==> v22 <==
## adc_3008
module adc_3008(clk, rst, cs, mosi, sck, miso, start, seg0, seg1, seg2, seg3, seg4, seg5);
clock: 9.27 ns
lec_check: 0
abc_area: 1
cap_margin: 20
core_aspect_ratio: 1.05
core_margin: 2
core_utilization: 58
slew_margin: 20
run.sh (not shown) runs the stock make flow with config.mk's settings and CLKGATE_MAP_FILE=.
==> v38: changes against v22 <==
- ABC_AREA: 1 -> default
- CORE_ASPECT_RATIO: 1.05 -> default
- CORE_UTILIZATION: 58 -> 9
==> flow/constraint.sdc (replaced) <==
create_clock -name core_clock -period 31.8 [get_ports {clk}]
set_input_delay 6.3600 -clock core_clock [delete_from_list [all_inputs] [get_ports {clk}]]
set_output_delay 6.3600 -clock core_clock [all_outputs]
set_load 0.01 [all_outputs]
==> qor summary <==
|  | v38 | v22 |
|---|---|---|
| Area fraction in compound gates after synthesis | 21.3% | 11.9% |
| Non-clock buffers | 58 | 293 |
| Status | complete, no violations | finished with violations |
| Layout check failures | - | setup timing |
| Arrival @ worst endpoint | 12.75 ns | 10.01 ns |
| Footprint of the flip-flops and latches | 0.00391 mm^2 | 0.00391 mm^2 |
| Antenna diode count | 1 | 0 |
| Synthesized instance count | 1615 | 1939 |
| Number of placed cells counting well taps | 3632 | 2438 |
| Post_cts resized | 0 | 159 |
| Tap Count | 2030 | 295 |
| Power Sequential | 208 uW | 713 uW |
| Worst-case setup slack after placement | 19.68 ns | -0.369 ns |
| Flip-flop and latch share of the layout cell area | 22.8% | 21.4% |
| Routed met3 length | 1590 um | 1200 um |
| Global routing usage summed across all routing layers | 4.27% | 28.6% |
| And+or+nand+nor area frac | 20.7% | 30.7% |
| Area occupied by multi-input gates | 0.00904 mm^2 | 0.00960 mm^2 |
| Number of cells on the worst reg-to-reg path | 41 | 74 |
| Mux share of post-synthesis cell area | 3.37% | 0% |


==> ember: inputs <==
==> flow/design.v <==
module seven_seg(en,in,seg);
input [3:0] in;
input en;
output [7:0] seg;
reg [7:0] seg;
always@(en or in)
begin
 if (!en) seg=8'b11111111;
 else case(in)
 4'd0: seg=8'b11000000;
 4'd1: seg=8'b11111001;
 4'd2: seg=8'b10100100;
 4'd3: seg=8'b10110000;
 4'd4: seg=8'b10011001;
 4'd5: seg=8'b10010010;
 4'd6: seg=8'b10000010;
 4'd7: seg=8'b11011000;
 4'd8: seg=8'b10000000;
 4'd9: seg=8'b10010000;
 default: seg=8'b11111111;
 endcase
 end
 endmodule 
module seven_seg_dot (en,in,seg);
input [3:0] in;
input en;
output [7:0] seg;
reg [7:0] seg;
always@(en or in)
begin
 if (!en) seg=8'b11111111;
 else case(in)
 4'd0: seg=8'b01000000;
 4'd1: seg=8'b01111001;
 4'd2: seg=8'b00100100;
 4'd3: seg=8'b00110000;
 4'd4: seg=8'b00011001;
 4'd5: seg=8'b00010010;
 4'd6: seg=8'b00000010;
 4'd7: seg=8'b01011000;
 4'd8: seg=8'b00000000;
 4'd9: seg=8'b00010000;
 default: seg=8'b11111111;
 endcase
 end
 endmodule 
module bcd_8421 (clk, rst, data, unit, ten, hun, thou, ten_thou, hun_thou);
input clk, rst;
input [19:0] data;
output [3:0] unit, ten, hun, thou, ten_thou, hun_thou;
reg [5:0]  cnt_shift;
reg [43:0] data_shift;  
reg        shift_sig;
reg [3:0]  unit, ten, hun, thou, ten_thou, hun_thou;
always@(posedge clk or posedge rst)
if (rst)
cnt_shift <= 5'd0;
else if (cnt_shift == 5'd21 && shift_sig == 1'b0)
cnt_shift <= 5'd0;
else if (shift_sig == 1'b0)
cnt_shift <= cnt_shift +1'b1;
else 
cnt_shift <= cnt_shift;
always@(posedge clk or posedge rst)
if (rst)
data_shift <= 44'b0;
else if (cnt_shift == 5'd0 && shift_sig == 1'b0)
data_shift <= {24'd0, data};
else if ((cnt_shift <= 5'd20) && (shift_sig == 1'b1))
begin
data_shift[23:20] <= (data_shift[23:20] > 4'b0100)?(data_shift[23:20] + 4'b0011):(data_shift[23:20]);
data_shift[27:24] <= (data_shift[27:24] > 4'b0100)?(data_shift[27:24] + 4'b0011):(data_shift[27:24]);
data_shift[31:28] <= (data_shift[31:28] > 4'b0100)?(data_shift[31:28] + 4'b0011):(data_shift[31:28]);
data_shift[35:32] <= (data_shift[35:32] > 4'b0100)?(data_shift[35:32] + 4'b0011):(data_shift[35:32]);
data_shift[39:36] <= (data_shift[39:36] > 4'b0100)?(data_shift[39:36] + 4'b0011):(data_shift[39:36]);
data_shift[43:40] <= (data_shift[43:40] > 4'b0100)?(data_shift[43:40] + 4'b0011):(data_shift[43:40]);
end
else if ((cnt_shift <= 5'd20) && (shift_sig == 1'b0))
data_shift <= data_shift << 1;
else 
data_shift <= data_shift;
always@(posedge clk or posedge rst)
if(rst == 1'b1)
shift_sig <= 1'b1;
else 
shift_sig <= ~shift_sig;
always@(posedge clk or posedge rst)
if(rst)
begin
unit <= 4'd0;
ten  <= 4'd0;
hun  <= 4'd0;
thou <= 4'd0;
ten_thou <= 4'd0;
hun_thou <= 4'd0;
end
else if (cnt_shift == 5'd21)
begin
 unit  <= data_shift[23:20];
 ten   <= data_shift[27:24];
 hun   <= data_shift[31:28];
 thou  <= data_shift[35:32];
 ten_thou <= data_shift[39:36];
 hun_thou <= data_shift[43:40];
 end
 endmodule
module adc_3008(clk, rst, cs, mosi, sck, miso, start, seg0, seg1, seg2, seg3, seg4, seg5); 
input clk, rst;
input miso;
input start;
output reg cs;
output reg mosi, sck;
output [7:0] seg0, seg1, seg2, seg3, seg4, seg5;
reg [2:0] state;     
reg [7:0] cnt_clk;   
reg [4:0] cnt_sck;   
reg [3:0] cnt_bit;   
reg [2:0] cnt_byte; 
reg rd_sig;          
reg [10:0] data_reg; 
reg [9:0] data_out;  
reg send_data_sig;   
reg [31:0] cnt;      
reg start_sig;       
wire [3:0] unit;
wire [3:0] ten; 
wire [3:0] hun; 
wire [3:0] thou; 
wire [3:0] ten_thou;
wire [3:0] hun_thou;
wire [19:0] data_bcd;
wire [19:0] data_bcd_vol;
assign data_bcd = {10'b0, data_out};
assign data_bcd_vol = (data_bcd*20'd479)/20'd1023;
parameter [2:0] INTIAL = 3'd0,
                WAIT_START = 3'd1,
                WRITE = 3'd2,
		READ = 3'd3,
		WAIT_END = 3'd4,
		END = 3'd5;
parameter WR_IN = 11'b000001_10010;
parameter cnt_clk_max = 8'd219;
parameter cnt_max = 32'd1_999;
always@(posedge clk or posedge rst)
if (rst)
cnt <= 32'd0;
else if (cnt == cnt_max)
cnt <= 32'd0;
else if (start == 1'b1)
cnt <= cnt + 1'b1;
always@(posedge clk or posedge rst)
if (rst)
start_sig <= 1'b0;
else if (start == 1'b1 && cnt == cnt_max)  
start_sig <= 1'b1;
else 
start_sig <= 1'b0;
always@(posedge clk or posedge rst)
if (rst)
state <= INTIAL;
else 
case(state)
INTIAL: if (start_sig == 1'b1)
        state <= WAIT_START;
		  else 
		  state <= INTIAL;
WAIT_START: if (cnt_byte == 3'd0 && cnt_clk == cnt_clk_max)
            state <= WRITE;
            else 
            state <= WAIT_START;			
WRITE: if (cnt_byte == 3'd1 && cnt_clk == cnt_clk_max)
       state <= READ;
	   else 
	   state <= WRITE;
READ: if (cnt_byte == 3'd2 && cnt_clk == cnt_clk_max)
      state <= WAIT_END;
      else 
      state <= READ;	  
WAIT_END: if (cnt_byte == 3'd3 && cnt_clk == cnt_clk_max)
          state <= END;
		    else 
		    state <= WAIT_END;
END: if (cnt_byte == 3'd4 && cnt_clk == cnt_clk_max)
     state <= INTIAL;
     else 
     state <= END;
default: state <= INTIAL;
endcase
always@(posedge clk or posedge rst)
if (rst)
cnt_clk <= 8'd0;
else if (state == INTIAL)
cnt_clk <= 8'd0;
else if (cnt_clk == cnt_clk_max) 
cnt_clk <= 8'd0;
else if (state != INTIAL)
cnt_clk <= cnt_clk + 1'b1;
always@(posedge clk or posedge rst)
if (rst)
cnt_byte <= 3'd0;
else if (cnt_byte == 3'd4 && cnt_clk == cnt_clk_max)
cnt_byte <= 3'd0;
else if (cnt_clk == cnt_clk_max)
cnt_byte <= cnt_byte + 1'b1;
always@(posedge clk or posedge rst)
if (rst)
cnt_sck <= 5'd0;
else if (state == WRITE && cnt_byte == 3'd1 && cnt_sck == 5'd19)
cnt_sck <= 5'd0;
else if (state ==READ && cnt_byte == 3'd2 && cnt_sck == 5'd19)
cnt_sck <= 5'd0;
else if (state == WRITE && cnt_byte == 3'd1)
cnt_sck <= cnt_sck + 1'b1;
else if (state ==READ && cnt_byte == 3'd2)
cnt_sck <= cnt_sck + 1'b1;
else 
cnt_sck <= 1'b0;
always@(posedge clk or posedge rst)
if (rst)
sck <= 1'b0;
else if (cnt_sck == 5'd0 && cnt_byte == 3'd3)
sck <= 1'b0;
else if (cnt_sck == 5'd0 && cnt_byte == 3'd1 && cnt_bit >= 4'd5)
sck <= 1'b0;
else if (cnt_sck == 5'd10 && cnt_byte == 3'd1 && cnt_bit >= 4'd5)
sck <= 1'b1;
else if (cnt_sck == 5'd0 && cnt_byte == 3'd2)
sck <= 1'b0;
else if (cnt_sck == 5'd10 && cnt_byte == 3'd2)
sck <= 1'b1;
else 
sck <= sck;
always@(posedge clk or posedge rst)
if (rst)
cnt_bit <= 4'd0;
else if (cnt_bit == 4'd10 && cnt_sck == 5'd10)
cnt_bit <= 4'd0;
else if (cnt_sck == 5'd10)
cnt_bit <= cnt_bit + 1'b1;
always@(posedge clk or posedge rst)
if (rst)
cs <= 1'b1;
else if (start_sig == 1'b1)
cs <= 1'b0;
else if (cnt_byte == 3'd3 && cnt_clk == cnt_clk_max && state == WAIT_END)
cs <= 1'b1;
always@(posedge clk or posedge rst)
if (rst)
mosi <= 1'b0;
else if (state == WRITE && cnt_byte == 4'd1 && cnt_sck == 5'd0)
mosi <= WR_IN[10-cnt_bit];
else if (state != WRITE)
mosi <= 1'b0;
always@(posedge clk or posedge rst)
if (rst)
rd_sig <= 1'b0;
else if (state == READ && cnt_byte == 4'd2 && cnt_sck == 5'd9)
rd_sig <= 1'b1;
else 
rd_sig <= 1'b0;
always@(posedge clk or posedge rst)
if (rst)
data_reg <= 11'd0;
else if (rd_sig == 1'b1)
data_reg <= {data_reg[9:0], miso};
always@(posedge clk or posedge rst)
if (rst)
send_data_sig <= 1'b0;
else if (cnt_byte == 4'd2 && cnt_clk == cnt_clk_max)
send_data_sig <= 1'b1;
else 
send_data_sig <= 1'b0;
always@(posedge clk or posedge rst)
if (rst)
data_out <= 10'd0;
else if (send_data_sig == 1'b1)
data_out <= data_reg[9:0];
else 
data_out <= data_out;
bcd_8421 bcd_8421_inst(
.clk(clk), 
.rst(rst), 
.data(data_bcd_vol), 
.unit(unit), 
.ten(ten), 
.hun(hun), 
.thou(thou), 
.ten_thou(ten_thou), 
.hun_thou(hun_thou)
);
seven_seg s0(
.en(1'b1),
.in(unit), 
.seg(seg0));
seven_seg s1(
.en(1'b1),
.in(ten), 
.seg(seg1));
seven_seg_dot s2(
.en(1'b1),
.in(hun), 
.seg(seg2));
seven_seg s3(
.en(1'b1),
.in(thou), 
.seg(seg3));
seven_seg s4(
.en(1'b1),
.in(ten_thou), 
.seg(seg4));
seven_seg s5(
.en(1'b1),
.in(hun_thou), 
.seg(seg5));
endmodule
==> flow/run.sh <==
#!/bin/bash
# the make line also repeats each setting of config.mk as NAME=value (left out here)
make -C /OpenROAD-flow-scripts/flow DESIGN_CONFIG=/design/flow/config.mk WORK_HOME=/design/flow/orfs CLKGATE_MAP_FILE= finish
==> flow/config.mk <==
export PLATFORM = sky130hd
export DESIGN_NAME = adc_3008
export DESIGN_NICKNAME = adc_3008
export VERILOG_FILES = /design/flow/design.v
export SDC_FILE = /design/flow/constraint.sdc
export NUM_CORES = 4
export LEC_CHECK = 0
export ABC_AREA = 1
export CAP_MARGIN = 20
export CORE_MARGIN = 2
export CORE_UTILIZATION = 72
export CTS_CLUSTER_DIAMETER = 400
export CTS_CLUSTER_SIZE = 100
export SLEW_MARGIN = 20
==> flow/constraint.sdc <==
create_clock -name core_clock -period 7.6 [get_ports {clk}]
set_input_delay 1.5200 -clock core_clock [delete_from_list [all_inputs] [get_ports {clk}]]
set_output_delay 1.5200 -clock core_clock [all_outputs]
set_load 0.01 [all_outputs]
==> sierra: changes against ember <==
Settings changed: ABC_AREA 1 to unset, CTS_CLUSTER_DIAMETER 400 to unset, CTS_CLUSTER_SIZE 100 to unset, PLACE_DENSITY_LB_ADDON set to 0.28, SETUP_SLACK_MARGIN set to 1.18.
==> flow/constraint.sdc (replaced) <==
create_clock -name core_clock -period 11.4 [get_ports {clk}]
set_input_delay 2.2800 -clock core_clock [delete_from_list [all_inputs] [get_ports {clk}]]
set_output_delay 2.2800 -clock core_clock [all_outputs]
set_load 0.01 [all_outputs]
==> summary of the runs <==
sierra finished but fails on setup timing. ember did not get past 5_1_grt.
Die size: ember is smaller than sierra (0.47%).
In sierra the synthesized area is higher than in ember, by about 0.5%.
Between ember and sierra, the lower synthesized cell count is in sierra (gap 20%, measured against sierra).


==> inputs of job 9181 <==
RTL: the design.v shown in full above, as it stands there.
Settings: LEC_CHECK=0, ABC_AREA=1, CAP_MARGIN=20, CORE_MARGIN=2, CORE_UTILIZATION=72, CTS_CLUSTER_DIAMETER=79, PLACE_DENSITY=0.36, SLEW_MARGIN=20; clock period 9.93 ns.
==> job 590 (differences from job 9181) <==
- ABC_AREA: 1 -> not set
- CTS_CLUSTER_DIAMETER: 79 -> not set
- PLACE_DENSITY: 0.36 -> not set
- PLACE_DENSITY_LB_ADDON: not set -> 0.01
- SETUP_SLACK_MARGIN: not set -> 3.56
==> flow/constraint.sdc (replaced) <==
create_clock -name core_clock -period 12.8 [get_ports {clk}]
set_input_delay 2.5600 -clock core_clock [delete_from_list [all_inputs] [get_ports {clk}]]
set_output_delay 2.5600 -clock core_clock [all_outputs]
set_load 0.01 [all_outputs]
==> job 7867 (differences from job 9181) <==
- ABC_AREA: 1 -> not set
- CORE_UTILIZATION: 72 -> 66
- CTS_CLUSTER_DIAMETER: 79 -> not set
- PLACE_DENSITY: 0.36 -> not set
==> flow/constraint.sdc (replaced) <==
create_clock -name core_clock -period 9.05 [get_ports {clk}]
set_input_delay 1.8100 -clock core_clock [delete_from_list [all_inputs] [get_ports {clk}]]
set_output_delay 1.8100 -clock core_clock [all_outputs]
set_load 0.01 [all_outputs]
==> notes <==
The highest clock power belongs to job 7867, the lowest to job 590.
Against job 7867, the die size of job 9181 is lower by 8.5%.
Between job 7867 and job 590, the lower core utilization is in job 7867 (gap 0.92 points).
Of job 9181 and job 7867, job 9181 has the higher worst setup slack (gap 1.6 ns).
Maximum frequency, highest first: job 9181, job 7867, job 590.
In sequential cell count, job 7867 and job 590 do not differ.
The lowest non-clock buffer count belongs to job 9181, the highest to job 7867.
Wire length: job 590 is larger than job 7867 (about 17%).
The highest via count belongs to job 590, the lowest to job 7867.
Job 9181 ran to the end with violations: setup timing. Job 590 completed without violations. Job 7867 finished but fails on setup timing.
Register-to-register slack, highest first: job 590, job 9181, job 7867.


==> inputs of indigo <==
// adc_3008: RTL as listed in full above, without the edits since
Settings: LEC_CHECK=0, CAP_MARGIN=20, CORE_ASPECT_RATIO=1.92, CORE_MARGIN=8, CORE_UTILIZATION=40, CTS_CLUSTER_DIAMETER=133, GPL_ROUTABILITY_DRIVEN=0, MAX_ROUTING_LAYER=met4, MIN_ROUTING_LAYER=met2, PLACE_DENSITY_LB_ADDON=0.08, SETUP_SLACK_MARGIN=1.69, SLEW_MARGIN=25; clock period 13.7 ns.
==> inputs of onyx, as changes to indigo <==
- CORE_ASPECT_RATIO: 1.92 -> unset
- CORE_MARGIN: 8 -> 2
- CORE_UTILIZATION: 40 -> 67
- CTS_CLUSTER_DIAMETER: 133 -> unset
- CTS_CLUSTER_SIZE: unset -> 26
- GPL_ROUTABILITY_DRIVEN: 0 -> unset
- MAX_ROUTING_LAYER: met4 -> unset
- MIN_ROUTING_LAYER: met2 -> unset
- PLACE_DENSITY_LB_ADDON: 0.08 -> unset
- SETUP_SLACK_MARGIN: 1.69 -> unset
- SLEW_MARGIN: 25 -> 20
==> flow/constraint.sdc (replaced) <==
create_clock -name core_clock -period 12.8 [get_ports {clk}]
set_input_delay 2.5600 -clock core_clock [delete_from_list [all_inputs] [get_ports {clk}]]
set_output_delay 2.5600 -clock core_clock [all_outputs]
set_load 0.01 [all_outputs]
==> summary of the runs <==
Of indigo and onyx, onyx has the higher total power (gap 7.0%, measured against onyx).
Of onyx and indigo, indigo has the higher setup slack (gap 1300 ps).
In onyx the sequential share of layout area is higher than in indigo, by 1.6 points.
onyx completed with no timing, DRC or antenna violations. indigo reached the layout checks and failed them: DRC.
In synthesized cell count, onyx and indigo do not differ.
Power is estimated from default activity; no workload was simulated.
